// b8Xb8_s16
module b8Xb8_s16( 
  input clk,
  input rst_n, 
  input [7:0] in1_0  ,
  input [7:0] in1_1  ,
  input [7:0] in1_2  ,
  input [7:0] in1_3  ,
  input [7:0] in1_4  ,
  input [7:0] in1_5  ,
  input [7:0] in1_6  ,
  input [7:0] in1_7  ,
  input [7:0] in1_8  ,
  input [7:0] in1_9  ,
  input [7:0] in1_10 ,
  input [7:0] in1_11 ,
  input [7:0] in1_12 ,
  input [7:0] in1_13 ,
  input [7:0] in1_14 ,
  input [7:0] in1_15 ,
  input [7:0] in2_0  ,
  input [7:0] in2_1  ,
  input [7:0] in2_2  ,
  input [7:0] in2_3  ,
  input [7:0] in2_4  ,
  input [7:0] in2_5  ,
  input [7:0] in2_6  ,
  input [7:0] in2_7  ,
  input [7:0] in2_8  ,
  input [7:0] in2_9  ,
  input [7:0] in2_10 ,
  input [7:0] in2_11 ,
  input [7:0] in2_12 ,
  input [7:0] in2_13 ,
  input [7:0] in2_14 ,
  input [7:0] in2_15 ,
  output [11:0] out
  );
  reg [19:0] psum;
  reg [15:0] prod_0  ;
  reg [15:0] prod_1  ;
  reg [15:0] prod_2  ;
  reg [15:0] prod_3  ;
  reg [15:0] prod_4  ;
  reg [15:0] prod_5  ;
  reg [15:0] prod_6  ;
  reg [15:0] prod_7  ;
  reg [15:0] prod_8  ;
  reg [15:0] prod_9  ;
  reg [15:0] prod_10 ;
  reg [15:0] prod_11 ;
  reg [15:0] prod_12 ;
  reg [15:0] prod_13 ;
  reg [15:0] prod_14 ;
  reg [15:0] prod_15 ;
  always @(negedge rst_n or posedge clk) begin
    if (rst_n == 1'b0) begin
      prod_0  <= 16'b0;
      prod_1  <= 16'b0;
      prod_2  <= 16'b0;
      prod_3  <= 16'b0;
      prod_4  <= 16'b0;
      prod_5  <= 16'b0;
      prod_6  <= 16'b0;
      prod_7  <= 16'b0;
      prod_8  <= 16'b0;
      prod_9  <= 16'b0;
      prod_10 <= 16'b0;
      prod_11 <= 16'b0;
      prod_12 <= 16'b0;
      prod_13 <= 16'b0;
      prod_14 <= 16'b0;
      prod_15 <= 16'b0;
      psum <= 20'b0;
    end else begin
      prod_0  <= in1_0  * in2_0  ;
      prod_1  <= in1_1  * in2_1  ;
      prod_2  <= in1_2  * in2_2  ;
      prod_3  <= in1_3  * in2_3  ;
      prod_4  <= in1_4  * in2_4  ;
  ...
Size: ~4700 cells after synthesis, about 270 flip-flops, about 270 I/O pins, ~0.045 mm² of cells after synthesis.
export LEC_CHECK = 0
export ABC_AREA = 0
export CAP_MARGIN = 15
export CELL_PAD_IN_SITES_DETAIL_PLACEMENT = 0
export CELL_PAD_IN_SITES_GLOBAL_PLACEMENT = 0
export CORE_MARGIN = 2
export CORE_UTILIZATION = 64
export GPL_TIMING_DRIVEN = 1
export MAX_ROUTING_LAYER = met5
export SETUP_SLACK_MARGIN = 1.0
export SLEW_MARGIN = 20
create_clock -name core_clock -period 5.19 [get_ports {clk}]
run.sh (not shown) runs the stock make flow with config.mk's settings and CLKGATE_MAP_FILE=.
The first run finished but fails on setup timing.
Rerun with:
Settings changed: ABC_AREA 0 to unset, CAP_MARGIN 15 to 20, CELL_PAD_IN_SITES_DETAIL_PLACEMENT 0 to unset, CELL_PAD_IN_SITES_GLOBAL_PLACEMENT 0 to unset, CORE_UTILIZATION 64 to 40, GPL_TIMING_DRIVEN 1 to unset, MAX_ROUTING_LAYER met5 to unset, SETUP_SLACK_MARGIN 1.0 to unset.
Clock period 5.19 ns to 5.74 ns, I/O delays scaled along.
The new run produced a clean layout.
Count of clock-buffer cells in the layout grows by 10.
Clock skew falls by 0.0042 ns.
Synthesized area is unchanged.
Wire length is lower by 0.39%.
Flip-flop count stays the same.
Setup slack is better by 0.42 ns.
Hold slack is better by 0.11 ns.
Die area came out higher by 59%.
Sequential share of layout area rises by 0.97 points.


b8Xb8_s16 again, from the RTL that the note above started with.
Settings: LEC_CHECK=0, CAP_MARGIN=0, CORE_MARGIN=2, CORE_UTILIZATION=72, MAX_ROUTING_LAYER=met4, PLACE_DENSITY=0.67, SETUP_SLACK_MARGIN=-0.36, SLEW_MARGIN=20; clock period 4.84 ns.
The starting point reached the layout checks and failed them: setup timing.
Next try:
- CAP_MARGIN: 0 -> 20
- CORE_UTILIZATION: 72 -> 40
- MAX_ROUTING_LAYER: met4 -> not set
- PLACE_DENSITY: 0.67 -> not set
- SETUP_SLACK_MARGIN: -0.36 -> not set
- clock period: 4.84 -> 7.5 ns (I/O delays scaled with it)
With this change the flow finished clean.
Routed wire length went down by 11%.
Utilization falls by 44 points.
Worst setup slack gains 2500 ps.
Clock-buffer cell count rose by 6.
Non-clock buffer count is lower by 667.
Final area fell by 8.0%.
Via count went down by about 14%.
Die size grows by about 80%.
Next try:
- CORE_UTILIZATION: 40 -> 72
- PLACE_DENSITY: not set -> 0.66
- SETUP_SLACK_MARGIN: not set -> 0.67
- clock period: 7.5 -> 5.28 ns (I/O delays scaled with it)
The changed run finished but fails on setup timing.
Via count goes up by about 12%.
Sequential share of layout area goes down by 0.80 points.
Final cell count goes down by 3.6%.
Die size goes down by 44%.
Core utilization goes up by 42 points.
Design area goes up by about 6.5%.
Area after synthesis does not change.


The RTL this note starts from:
==> flow/design.v <==
module b8Xb8_s16( 
  input clk,
  input rst_n, 
  input [7:0] in1_0  ,
  input [7:0] in1_1  ,
  input [7:0] in1_2  ,
  input [7:0] in1_3  ,
  input [7:0] in1_4  ,
  input [7:0] in1_5  ,
  input [7:0] in1_6  ,
  input [7:0] in1_7  ,
  input [7:0] in1_8  ,
  input [7:0] in1_9  ,
  input [7:0] in1_10 ,
  input [7:0] in1_11 ,
  input [7:0] in1_12 ,
  input [7:0] in1_13 ,
  input [7:0] in1_14 ,
  input [7:0] in1_15 ,
  input [7:0] in2_0  ,
  input [7:0] in2_1  ,
  input [7:0] in2_2  ,
  input [7:0] in2_3  ,
  input [7:0] in2_4  ,
  input [7:0] in2_5  ,
  input [7:0] in2_6  ,
  input [7:0] in2_7  ,
  input [7:0] in2_8  ,
  input [7:0] in2_9  ,
  input [7:0] in2_10 ,
  input [7:0] in2_11 ,
  input [7:0] in2_12 ,
  input [7:0] in2_13 ,
  input [7:0] in2_14 ,
  input [7:0] in2_15 ,
  output [11:0] out
  );
  reg [19:0] psum;
  reg [15:0] prod_0  ;
  reg [15:0] prod_1  ;
  reg [15:0] prod_2  ;
  reg [15:0] prod_3  ;
  reg [15:0] prod_4  ;
  reg [15:0] prod_5  ;
  reg [15:0] prod_6  ;
  reg [15:0] prod_7  ;
  reg [15:0] prod_8  ;
  reg [15:0] prod_9  ;
  reg [15:0] prod_10 ;
  reg [15:0] prod_11 ;
  reg [15:0] prod_12 ;
  reg [15:0] prod_13 ;
  reg [15:0] prod_14 ;
  reg [15:0] prod_15 ;
  always @(negedge rst_n or posedge clk) begin
    if (rst_n == 1'b0) begin
      prod_0  <= 16'b0;
      prod_1  <= 16'b0;
      prod_2  <= 16'b0;
      prod_3  <= 16'b0;
      prod_4  <= 16'b0;
      prod_5  <= 16'b0;
      prod_6  <= 16'b0;
      prod_7  <= 16'b0;
      prod_8  <= 16'b0;
      prod_9  <= 16'b0;
      prod_10 <= 16'b0;
      prod_11 <= 16'b0;
      prod_12 <= 16'b0;
      prod_13 <= 16'b0;
      prod_14 <= 16'b0;
      prod_15 <= 16'b0;
      psum <= 20'b0;
    end else begin
      prod_0  <= in1_0  * in2_0  ;
      prod_1  <= in1_1  * in2_1  ;
      prod_2  <= in1_2  * in2_2  ;
      prod_3  <= in1_3  * in2_3  ;
      prod_4  <= in1_4  * in2_4  ;
      prod_5  <= in1_5  * in2_5  ;
      prod_6  <= in1_6  * in2_6  ;
      prod_7  <= in1_7  * in2_7  ;
      prod_8  <= in1_8  * in2_8  ;
      prod_9  <= in1_9  * in2_9  ;
      prod_10 <= in1_10 * in2_10 ;
      prod_11 <= in1_11 * in2_11 ;
      prod_12 <= in1_12 * in2_12 ;
      prod_13 <= in1_13 * in2_13 ;
      prod_14 <= in1_14 * in2_14 ;
      prod_15 <= in1_15 * in2_15 ;
      psum <= prod_0  + prod_1  + prod_2  + prod_3
           + prod_4  + prod_5  + prod_6  + prod_7
           + prod_8  + prod_9  + prod_10 + prod_11
           + prod_12 + prod_13 + prod_14 + prod_15;
    end
  end
  assign out = psum[19:9];
endmodule
Settings: LEC_CHECK=0, CAP_MARGIN=35, CORE_MARGIN=2, CORE_UTILIZATION=70, MAX_ROUTING_LAYER=met4, PLACE_DENSITY=0.67, SLEW_MARGIN=20; clock period 4.84 ns.
The first run finished but fails on negative setup slack.
==> next run, changes <==
Settings changed: CAP_MARGIN 35 to 20, CORE_UTILIZATION 70 to 17, MAX_ROUTING_LAYER met4 to unset, PLACE_DENSITY 0.67 to unset.
Clock period 4.84 ns to 5.74 ns, I/O delays scaled along.
Now the flow went through all stages and came out clean.
Worst hold slack gets better by 0.091 ns.
Final cell count rises by 34%.
Setup slack gets better by 0.72 ns.
Register-to-register slack gets better by 0.72 ns.
Routed wire length rises by 16%.
Clock skew rises by 0.019 ns.
Clock-buffer cell count rises by 12.
==> next run, changes <==
Settings changed: CORE_UTILIZATION 17 to 65, MAX_ROUTING_LAYER set to met4.
Clock period 5.74 ns to 4.84 ns, I/O delays scaled along.
Result: The changed run finished but failed the layout checks on negative setup slack; global-route usage rose by 23 points; final area rose by 1.3%; via count rose by 6.9%; worst hold slack is better by 0.050 ns; routed wire length fell by 17%; count of clock-buffer cells in the layout fell by 12; setup slack is worse by 0.72 ns; cell count fell by 24%.


## red
RTL: the design.v shown in full above, as it stands there.
clock: 5.2 ns
lec_check: 0
cap_margin: 5
core_margin: 2
core_utilization: 72
cts_cluster_size: 40
slew_margin: 20
red finished all stages; however, its layout fails the closing checks, the failures being negative setup slack.
Input-level comparison between blue and red:
# red
export LEC_CHECK = 0
export CAP_MARGIN = 5
export CORE_MARGIN = 2
export CORE_UTILIZATION = 72
export CTS_CLUSTER_SIZE = 40
export SLEW_MARGIN = 20
create_clock -name core_clock -period 5.2 [get_ports {clk}]
# blue
export LEC_CHECK = 0
export CAP_MARGIN = 20
export CORE_MARGIN = 2
export CORE_UTILIZATION = 66
export MAX_ROUTING_LAYER = met4
export SLEW_MARGIN = 20
create_clock -name core_clock -period 4.84 [get_ports {clk}]
--- outcome ---
Every stage of blue finished as expected; the final checks, on the other hand, flagged negative setup slack, which means the layout fails. Looking at first element of the critical path, the prod_1[3] result is from blue; the prod_6[8] one comes from red. Effective utilization at floorplan: blue vs red down 6.0 points. Total non-filler cell area in the finished layout (lower): red. Critical path depth across red and blue: no real change.
For green, these inputs were changed with respect to blue:
# blue
export LEC_CHECK = 0
export CAP_MARGIN = 20
export CORE_MARGIN = 2
export CORE_UTILIZATION = 66
export MAX_ROUTING_LAYER = met4
export SLEW_MARGIN = 20
create_clock -name core_clock -period 4.84 [get_ports {clk}]
# green
export LEC_CHECK = 0
export CAP_MARGIN = 20
export CORE_MARGIN = 2
export CORE_UTILIZATION = 58
export SETUP_SLACK_MARGIN = 1.43
export SLEW_MARGIN = 20
create_clock -name core_clock -period 5.22 [get_ports {clk}]
## What came out
- [green] flow finished | final checks: failed | reasons: negative setup slack
- From blue to green the numbers moved as follows: number of inserted filler cells in the final layout up 1491, TritonCTS buffer count -1.
What orange does differently from green at the input level:
# green
export LEC_CHECK = 0
export CAP_MARGIN = 20
export CORE_MARGIN = 2
export CORE_UTILIZATION = 58
export SETUP_SLACK_MARGIN = 1.43
export SLEW_MARGIN = 20
create_clock -name core_clock -period 5.22 [get_ports {clk}]
# orange
export LEC_CHECK = 0
export CAP_MARGIN = 20
export CORE_MARGIN = 2
export CORE_UTILIZATION = 72
export PLACE_DENSITY_LB_ADDON = 0.26
export SLEW_MARGIN = 20
create_clock -name core_clock -period 5.47 [get_ports {clk}]
## What came out
orange vs green — met3 track utilization from global routing rose 2.5 points. For the tally of non-filler cells in the final layout, orange came in 7.5% lower than green did. [flow] orange | stages: complete | final checks: fail | reason: negative setup slack. Area growth from synthesis to layout delta for orange relative to green: 12 points lower. green → orange: tally of clock buffers in the finished layout now smaller; setup slack lost 0.049 ns; post-layout period usage of the worst path climbed 0.77 points. Comparing orange and green, the higher wire length on met2 is on orange.
--- input diff orange..purple ---
# orange
export LEC_CHECK = 0
export CAP_MARGIN = 20
export CORE_MARGIN = 2
export CORE_UTILIZATION = 72
export PLACE_DENSITY_LB_ADDON = 0.26
export SLEW_MARGIN = 20
create_clock -name core_clock -period 5.47 [get_ports {clk}]
# purple
export LEC_CHECK = 0
export CAP_MARGIN = 20
export CORE_MARGIN = 2
export CORE_UTILIZATION = 72
export CTS_CLUSTER_SIZE = 35
export PLACE_DENSITY_LB_ADDON = 0.26
export SLEW_MARGIN = 20
create_clock -name core_clock -period 3.69 [get_ports {clk}]
Results
The log for purple ends in clock tree synthesis (4_1_cts) with error DPL-0033, so the run never completed. Number of standard-cell rows in the floorplan came out exactly the same in purple and orange. As far as synthesized net count goes, orange and purple are indistinguishable; the numbers are identical. Horizontal die size: purple vs orange identical. Sum of net half-perimeters after detailed placement of purple exceeds that of orange by more than a quarter. Re starting density of the core: no difference whatsoever between orange and purple. Post-placement cell area (orange / purple): 0.899. Delta (purple minus orange): placed instance count higher; worst setup slack after placement lower; last weighted congestion value of the routability-driven placer higher; boundary pin count roughly the same; share of the yosys chip area belonging to registers roughly the same.
